==> trial 7: inputs <==
// milestone1
module milestone1 (
	input logic CLOCK_50_I,                    
	input logic resetn,
	input  logic            M1_en,
	output  logic            M1_end,
	output logic   [17:0]   SRAM_address,
	input  logic   [15:0]   SRAM_read_data,
	output logic   [15:0]   SRAM_write_data,
	output logic            SRAM_we_n
);
typedef enum logic [6:0] {
  S_DELAY1,
	S_IDLE,
	IN_S_0,
	IN_S_1,
	IN_S_2,
	IN_S_3,
	IN_S_4,
	IN_S_5,
	IN_S_6,
	IN_S_7,
	IN_S_8,
	IN_S_9,
	IN_S_10,
	IN_S_11,
	IN_S_12,
	IN_S_13,
	IN_S_14,
	IN_S_15,
	IN_S_16,
	IN_S_17,
	IN_S_18,
	IN_S_19,
	IN_S_20,
	IN_S_21,
	CC_S0_0,
	CC_S0_1,
	CC_S0_2,
	CC_S0_3,
	CC_S0_4,
	CC_S0_5,
	CC_S1_0,
	CC_S1_1,
	CC_S1_2,
	CC_S1_3,
	CC_S1_4,
	CC_S1_5,
	EN_S_0,
	EN_S_1,
	EN_S_2,
	EN_S_3,
	EN_S_4,
	EN_S_5,
	EN_S_6,
	EN_S_7,
	EN_S_8,
	EN_S_9,
	EN_S_10,
	EN_S_11,
	EN_S_12,
	EN_S_13,
	EN_S_14,
	EN_S_15,
	EN_S_16,
	EN_S_17,
	EN_S_18,
	EN_S_19,
	EN_S_20,
	EN_S_21,
	EN_S_22,
	EN_S_23,
	EN_S_24,
	EN_S_25,
	EN_S_26,
	EN_S_27
} M1_state;
M1_state state;
parameter Yaddress = 18'd0,
Uaddress = 18'd38400,
Vaddress = 18'd57600,
RGBaddress = 18'd146944;
logic [17:0] data_counter;
logic [17:0] Y_counter;
  ...
==> flow/config.mk <==
export PLATFORM = sky130hd
export DESIGN_NAME = milestone1
export DESIGN_NICKNAME = milestone1
export VERILOG_FILES = /design/flow/design.v
export SDC_FILE = /design/flow/constraint.sdc
export NUM_CORES = 4
export LEC_CHECK = 0
export ABC_AREA = 1
export CAP_MARGIN = 30
export CORE_ASPECT_RATIO = 0.89
export CORE_MARGIN = 3
export CORE_UTILIZATION = 38
export GPL_ROUTABILITY_DRIVEN = 0
export GPL_TIMING_DRIVEN = 0
export HOLD_SLACK_MARGIN = 0.28
export MAX_ROUTING_LAYER = met4
export SLEW_MARGIN = 20
export TNS_END_PERCENT = 5
==> flow/constraint.sdc <==
create_clock -name core_clock -period 13.0 [get_ports {CLOCK_50_I}]
set_input_delay 2.6000 -clock core_clock [delete_from_list [all_inputs] [get_ports {CLOCK_50_I}]]
set_output_delay 2.6000 -clock core_clock [all_outputs]
set_load 0.01 [all_outputs]
run.sh (not shown) runs the stock make flow with config.mk's settings and CLKGATE_MAP_FILE=.
==> trial 91 (differences from trial 7) <==
==> flow/config.mk (replaced) <==
export PLATFORM = sky130hd
export DESIGN_NAME = milestone1
export DESIGN_NICKNAME = milestone1
export VERILOG_FILES = /design/flow/design.v
export SDC_FILE = /design/flow/constraint.sdc
export NUM_CORES = 4
export LEC_CHECK = 0
export CAP_MARGIN = 15
export CORE_MARGIN = 2
export CORE_UTILIZATION = 71
export SLEW_MARGIN = 20
==> flow/constraint.sdc (replaced) <==
create_clock -name core_clock -period 8.34 [get_ports {CLOCK_50_I}]
set_input_delay 1.6680 -clock core_clock [delete_from_list [all_inputs] [get_ports {CLOCK_50_I}]]
set_output_delay 1.6680 -clock core_clock [all_outputs]
set_load 0.01 [all_outputs]
==> trial 2 (differences from trial 7) <==
==> flow/config.mk (replaced) <==
export PLATFORM = sky130hd
export DESIGN_NAME = milestone1
export DESIGN_NICKNAME = milestone1
export VERILOG_FILES = /design/flow/design.v
export SDC_FILE = /design/flow/constraint.sdc
export NUM_CORES = 4
export LEC_CHECK = 0
export CAP_MARGIN = 15
export CORE_MARGIN = 2
export CORE_UTILIZATION = 65
export SLEW_MARGIN = 20
export TNS_END_PERCENT = 10
==> flow/constraint.sdc (replaced) <==
create_clock -name core_clock -period 8.48 [get_ports {CLOCK_50_I}]
set_input_delay 1.6960 -clock core_clock [delete_from_list [all_inputs] [get_ports {CLOCK_50_I}]]
set_output_delay 1.6960 -clock core_clock [all_outputs]
set_load 0.01 [all_outputs]
==> results <==
Trial 91 failed in global routing. Trial 2 finished but fails on negative setup slack. Trial 7 produced a clean layout. Of trial 7 and trial 2, trial 2 has the higher routed wire length (gap about 1.2%, measured against trial 2). Of trial 7 and trial 2, trial 2 has the higher non-clock buffer count (gap 1356). Die size: trial 91 is lower than trial 2 (8.3%).


==> build 69: inputs <==
milestone1 again, from the RTL that the note above started with.
==> flow/design.v (excerpt) <==
module milestone1 (
	input logic CLOCK_50_I,                    
	input logic resetn,
	input  logic            M1_en,
	output  logic            M1_end,
	output logic   [17:0]   SRAM_address,
	input  logic   [15:0]   SRAM_read_data,
	output logic   [15:0]   SRAM_write_data,
	output logic            SRAM_we_n
);
typedef enum logic [6:0] {
  S_DELAY1,
	S_IDLE,
	IN_S_0,
	IN_S_1,
	IN_S_2,
	IN_S_3,
	IN_S_4,
	IN_S_5,
	IN_S_6,
	IN_S_7,
	IN_S_8,
	IN_S_9,
	IN_S_10,
	IN_S_11,
	IN_S_12,
	IN_S_13,
	IN_S_14,
	IN_S_15,
	IN_S_16,
	IN_S_17,
	IN_S_18,
	IN_S_19,
	IN_S_20,
	IN_S_21,
	CC_S0_0,
	CC_S0_1,
	CC_S0_2,
	CC_S0_3,
	CC_S0_4,
	CC_S0_5,
	CC_S1_0,
	CC_S1_1,
	CC_S1_2,
	CC_S1_3,
	CC_S1_4,
	CC_S1_5,
	EN_S_0,
	EN_S_1,
	EN_S_2,
	EN_S_3,
	EN_S_4,
	EN_S_5,
	EN_S_6,
	EN_S_7,
	EN_S_8,
	EN_S_9,
	EN_S_10,
	EN_S_11,
	EN_S_12,
	EN_S_13,
	EN_S_14,
	EN_S_15,
	EN_S_16,
	EN_S_17,
	EN_S_18,
	EN_S_19,
	EN_S_20,
	EN_S_21,
	EN_S_22,
	EN_S_23,
	EN_S_24,
	EN_S_25,
	EN_S_26,
	EN_S_27
} M1_state;
M1_state state;
parameter Yaddress = 18'd0,
Uaddress = 18'd38400,
Vaddress = 18'd57600,
RGBaddress = 18'd146944;
logic [17:0] data_counter;
logic [17:0] Y_counter;
logic [17:0] RGB_counter;
logic [17:0] U_counter; 
logic [9:0] Vert_count;
logic [9:0] Hori_count;
logic [15:0] Y;
logic [7:0] U [5:0];
logic [7:0] V [5:0];
logic [7:0] Ytest;
logic [7:0] Utest;
logic [7:0] Vtest;
logic [15:0] UPrime;
logic [15:0] VPrime;
  ...
clock: 6.55 ns
lec_check: 0
cap_margin: 20
core_margin: 2
core_utilization: 68
cts_cluster_diameter: 235
cts_cluster_size: 41
hold_slack_margin: 0.29
max_routing_layer: met4
place_density_lb_addon: 0.02
setup_slack_margin: 0.21
slew_margin: 20
==> build 58: changes against build 69 <==
==> flow/config.mk (replaced) <==
export PLATFORM = sky130hd
export DESIGN_NAME = milestone1
export DESIGN_NICKNAME = milestone1
export VERILOG_FILES = /design/flow/design.v
export SDC_FILE = /design/flow/constraint.sdc
export NUM_CORES = 4
export LEC_CHECK = 0
export CAP_MARGIN = 20
export CORE_MARGIN = 2
export CORE_UTILIZATION = 29
export SLEW_MARGIN = 20
==> flow/constraint.sdc (replaced) <==
create_clock -name core_clock -period 12.5 [get_ports {CLOCK_50_I}]
set_input_delay 2.5000 -clock core_clock [delete_from_list [all_inputs] [get_ports {CLOCK_50_I}]]
set_output_delay 2.5000 -clock core_clock [all_outputs]
set_load 0.01 [all_outputs]
==> summary of the runs <==
In synthesized cell count, build 69 and build 58 do not differ.
Build 69 stopped in 5_1_grt, error GRT-0232. Build 58 completed with no timing, DRC or antenna violations.
In synthesized area, build 69 and build 58 do not differ.
Against build 69, the die area of build 58 is higher by 130%.


==> job 3998: inputs <==
Starting RTL as in the previous note.
Settings: LEC_CHECK=0, ABC_AREA=1, CAP_MARGIN=10, CORE_MARGIN=2, CORE_UTILIZATION=72, CTS_CLUSTER_DIAMETER=156, CTS_CLUSTER_SIZE=29, MAX_ROUTING_LAYER=met4, SLEW_MARGIN=5; clock period 7.74 ns.
==> job 9205 (differences from job 3998) <==
==> flow/config.mk (replaced) <==
export PLATFORM = sky130hd
export DESIGN_NAME = milestone1
export DESIGN_NICKNAME = milestone1
export VERILOG_FILES = /design/flow/design.v
export SDC_FILE = /design/flow/constraint.sdc
export NUM_CORES = 4
export LEC_CHECK = 0
export CAP_MARGIN = 15
export CORE_MARGIN = 2
export CORE_UTILIZATION = 71
export MAX_ROUTING_LAYER = met4
export PLACE_DENSITY = 0.65
export SLEW_MARGIN = 30
==> flow/constraint.sdc (replaced) <==
create_clock -name core_clock -period 9.9 [get_ports {CLOCK_50_I}]
set_input_delay 1.9800 -clock core_clock [delete_from_list [all_inputs] [get_ports {CLOCK_50_I}]]
set_output_delay 1.9800 -clock core_clock [all_outputs]
set_load 0.01 [all_outputs]
==> job 3128 (differences from job 3998) <==
==> flow/config.mk (replaced) <==
export PLATFORM = sky130hd
export DESIGN_NAME = milestone1
export DESIGN_NICKNAME = milestone1
export VERILOG_FILES = /design/flow/design.v
export SDC_FILE = /design/flow/constraint.sdc
export NUM_CORES = 4
export LEC_CHECK = 0
export ABC_AREA = 1
export CAP_MARGIN = 20
export CORE_MARGIN = 2
export CORE_UTILIZATION = 72
export CTS_CLUSTER_DIAMETER = 363
export CTS_CLUSTER_SIZE = 96
export PLACE_DENSITY = 0.41
export SLEW_MARGIN = 20
==> flow/constraint.sdc (replaced) <==
create_clock -name core_clock -period 7.03 [get_ports {CLOCK_50_I}]
set_input_delay 1.4060 -clock core_clock [delete_from_list [all_inputs] [get_ports {CLOCK_50_I}]]
set_output_delay 1.4060 -clock core_clock [all_outputs]
set_load 0.01 [all_outputs]
==> job 3643 (differences from job 3998) <==
==> flow/config.mk (replaced) <==
export PLATFORM = sky130hd
export DESIGN_NAME = milestone1
export DESIGN_NICKNAME = milestone1
export VERILOG_FILES = /design/flow/design.v
export SDC_FILE = /design/flow/constraint.sdc
export NUM_CORES = 4
export LEC_CHECK = 0
export CAP_MARGIN = 15
export CORE_MARGIN = 2
export CORE_UTILIZATION = 65
export MAX_ROUTING_LAYER = met4
export SLEW_MARGIN = 20
==> flow/constraint.sdc (replaced) <==
create_clock -name core_clock -period 8.43 [get_ports {CLOCK_50_I}]
set_input_delay 1.6860 -clock core_clock [delete_from_list [all_inputs] [get_ports {CLOCK_50_I}]]
set_output_delay 1.6860 -clock core_clock [all_outputs]
set_load 0.01 [all_outputs]
==> summary of the runs <==
Job 9205 finished but failed the layout checks on setup timing. Job 3128 died in 5_1_grt, error GRT-0116. Job 3998 died in 5_1_grt. Job 3643 failed in 5_1_grt.
In job 3998 the synthesized cell count is higher than in job 3643, by about 28%.
Between job 9205 and job 3643, the lower die size is in job 9205 (gap about 8%, measured against job 3643).
Area after synthesis is the same in job 3128 and job 3998.
==> figures <==
Status: job 3128 stopped before the end; job 3643 stopped before the end; job 3998 stopped before the end; job 9205 finished with violations
Stage where the flow stopped: job 3128 5_1_grt; job 3643 5_1_grt; job 3998 5_1_grt; job 9205 -
Reasons for failing layout checks: job 3128 -; job 3643 -; job 3998 -; job 9205 setup timing
Most common cell in the netlist: job 3128 nand2_1; job 3643 inv_1; job 3998 nand2_1; job 9205 inv_1
Overall chip area: job 3128 95300 µm²; job 3643 99000 µm²; job 3998 95300 µm²; job 9205 90700 µm²
Worst setup slack after placement: job 3128 -2010 ps; job 3643 -2010 ps; job 3998 -1200 ps; job 9205 -466 ps
Register share after synthesis: job 3128 23.0%; job 3643 24.6%; job 3998 23.0%; job 9205 24.6%
Number of placement rows: job 3128 111; job 3643 113; job 3998 111; job 9205 109
Gpl congestion: job 3128 1.18; job 3643 1.03; job 3998 1.23; job 9205 1.05
Cts repair resizes: job 3128 930; job 3643 673; job 3998 439; job 9205 56
Fraction of synthesized cell area in xor and xnor cells: job 3128 3.30%; job 3643 6.14%; job 3998 3.30%; job 9205 6.14%
Synthesis area per yosys: job 3128 66900 µm²; job 3643 62700 µm²; job 3998 66900 µm²; job 9205 62700 µm²
Adder share: job 3128 23.1%; job 3643 24.9%; job 3998 23.1%; job 9205 24.9%
Syn Inst Count: job 3128 9347; job 3643 7323; job 3998 9347; job 9205 7323
Half-perimeter wire length after detailed placement: job 3128 200000 µm; job 3643 170000 µm; job 3998 190000 µm; job 9205 156000 µm
Area share of the largest cell type after synthesis: job 3128 22.3%; job 3643 23.7%; job 3998 22.3%; job 9205 23.7%
Placeable core region: job 3128 91800 µm²; job 3643 95300 µm²; job 3998 91800 µm²; job 9205 88000 µm²
Post-Synthesis Cell Area: job 3128 66900 µm²; job 3643 62700 µm²; job 3998 66900 µm²; job 9205 62700 µm²
Post-placement cell area: job 3128 82400 µm²; job 3643 75600 µm²; job 3998 80600 µm²; job 9205 69800 µm²
Compound Share, Synth: job 3128 15.1%; job 3643 20.4%; job 3998 15.1%; job 9205 20.4%
Chip Height: job 3128 309 µm; job 3643 315 µm; job 3998 309 µm; job 9205 301 µm
Avg Cell Area, Syn: job 3128 7.15 µm²; job 3643 8.56 µm²; job 3998 7.15 µm²; job 9205 8.56 µm²
Area share of and/or/nand/nor cells after synthesis: job 3128 23.7%; job 3643 14.3%; job 3998 23.7%; job 9205 14.3%


==> branch maple <==
Starting RTL as in the previous note.
clock: 9.26 ns
lec_check: 0
cap_margin: 20
core_margin: 2
core_utilization: 70
cts_cluster_diameter: 235
cts_cluster_size: 41
hold_slack_margin: 0.29
max_routing_layer: met4
place_density_lb_addon: 0.02
setup_slack_margin: 2.47
slew_margin: 20
==> inputs of branch sierra, as changes to branch maple <==
==> flow/config.mk (replaced) <==
export PLATFORM = sky130hd
export DESIGN_NAME = milestone1
export DESIGN_NICKNAME = milestone1
export VERILOG_FILES = /design/flow/design.v
export SDC_FILE = /design/flow/constraint.sdc
export NUM_CORES = 4
export LEC_CHECK = 0
export CAP_MARGIN = 20
export CORE_MARGIN = 2
export CORE_UTILIZATION = 40
export GPL_ROUTABILITY_DRIVEN = 0
export SLEW_MARGIN = 20
export TNS_END_PERCENT = 30
==> flow/constraint.sdc (replaced) <==
create_clock -name core_clock -period 13.0 [get_ports {CLOCK_50_I}]
set_input_delay 2.6000 -clock core_clock [delete_from_list [all_inputs] [get_ports {CLOCK_50_I}]]
set_output_delay 2.6000 -clock core_clock [all_outputs]
set_load 0.01 [all_outputs]
==> inputs of branch indigo, as changes to branch maple <==
==> flow/config.mk (replaced) <==
export PLATFORM = sky130hd
export DESIGN_NAME = milestone1
export DESIGN_NICKNAME = milestone1
export VERILOG_FILES = /design/flow/design.v
export SDC_FILE = /design/flow/constraint.sdc
export NUM_CORES = 4
export LEC_CHECK = 0
export CAP_MARGIN = 20
export CORE_MARGIN = 2
export CORE_UTILIZATION = 65
export SLEW_MARGIN = 20
==> flow/constraint.sdc (replaced) <==
create_clock -name core_clock -period 10.2 [get_ports {CLOCK_50_I}]
set_input_delay 2.0400 -clock core_clock [delete_from_list [all_inputs] [get_ports {CLOCK_50_I}]]
set_output_delay 2.0400 -clock core_clock [all_outputs]
set_load 0.01 [all_outputs]
==> impl_metrics.ini <==
; flow metrics
[global_routing]
overflow = 0
use_met2_pct = 61.32
met3_usage_pct = 7.642

[outcome]
status = no timing/DRC/antenna violations

[cts]
cts_htree_levels = 3
post_cts_resized = 23
numCtsBuffers = 74

[floorplan]
core_area_um2 = 95290
dieArea_um2 = 98980
initial_core_util_pct = 65.81
dieWidth_um = 314.6

[placed_design]
dp_hpwl_um = 149700
pre_cts_ws_ps = -261.4
place_area_um2 = 67950

[min_path]
min_path_cells = 2
# the run above: branch indigo

==> impl_metrics.ini <==
; yosys + openroad results
[outcome]
failed_stage = 5_1_grt
firstError = [ERROR GRT-0232] Routing congestion too high. Check the congestion heatmap in the GUI.
status = did not finish

[placed_design]
dp_hpwl_um = 163100
place_area_um2 = 73450

[cts]
cts_htree_levels = 1
post_cts_resized = 502

[global_routing]
grt_busiest_layer = met2
overflow = 424
met3_usage_pct = 48.86

[floorplan]
dieWidth_um = 303.3
core_area_um2 = 88650
initial_core_util_pct = 70.74
dieArea_um2 = 92000

[yosys]
ys.flops = 612
# the run above: branch maple

==> impl_metrics.ini <==
; flow metrics
[outcome]
status = no timing/DRC/antenna violations

[floorplan]
dieArea_um2 = 160000

[placed_design]
dp_hpwl_um = 142400

[global_routing]
overflow = 0
use_met2_pct = 37.37

[min_path]
min_path_cells = 2

[cts]
cts_htree_levels = 3
post_cts_resized = 0
# the run above: branch sierra

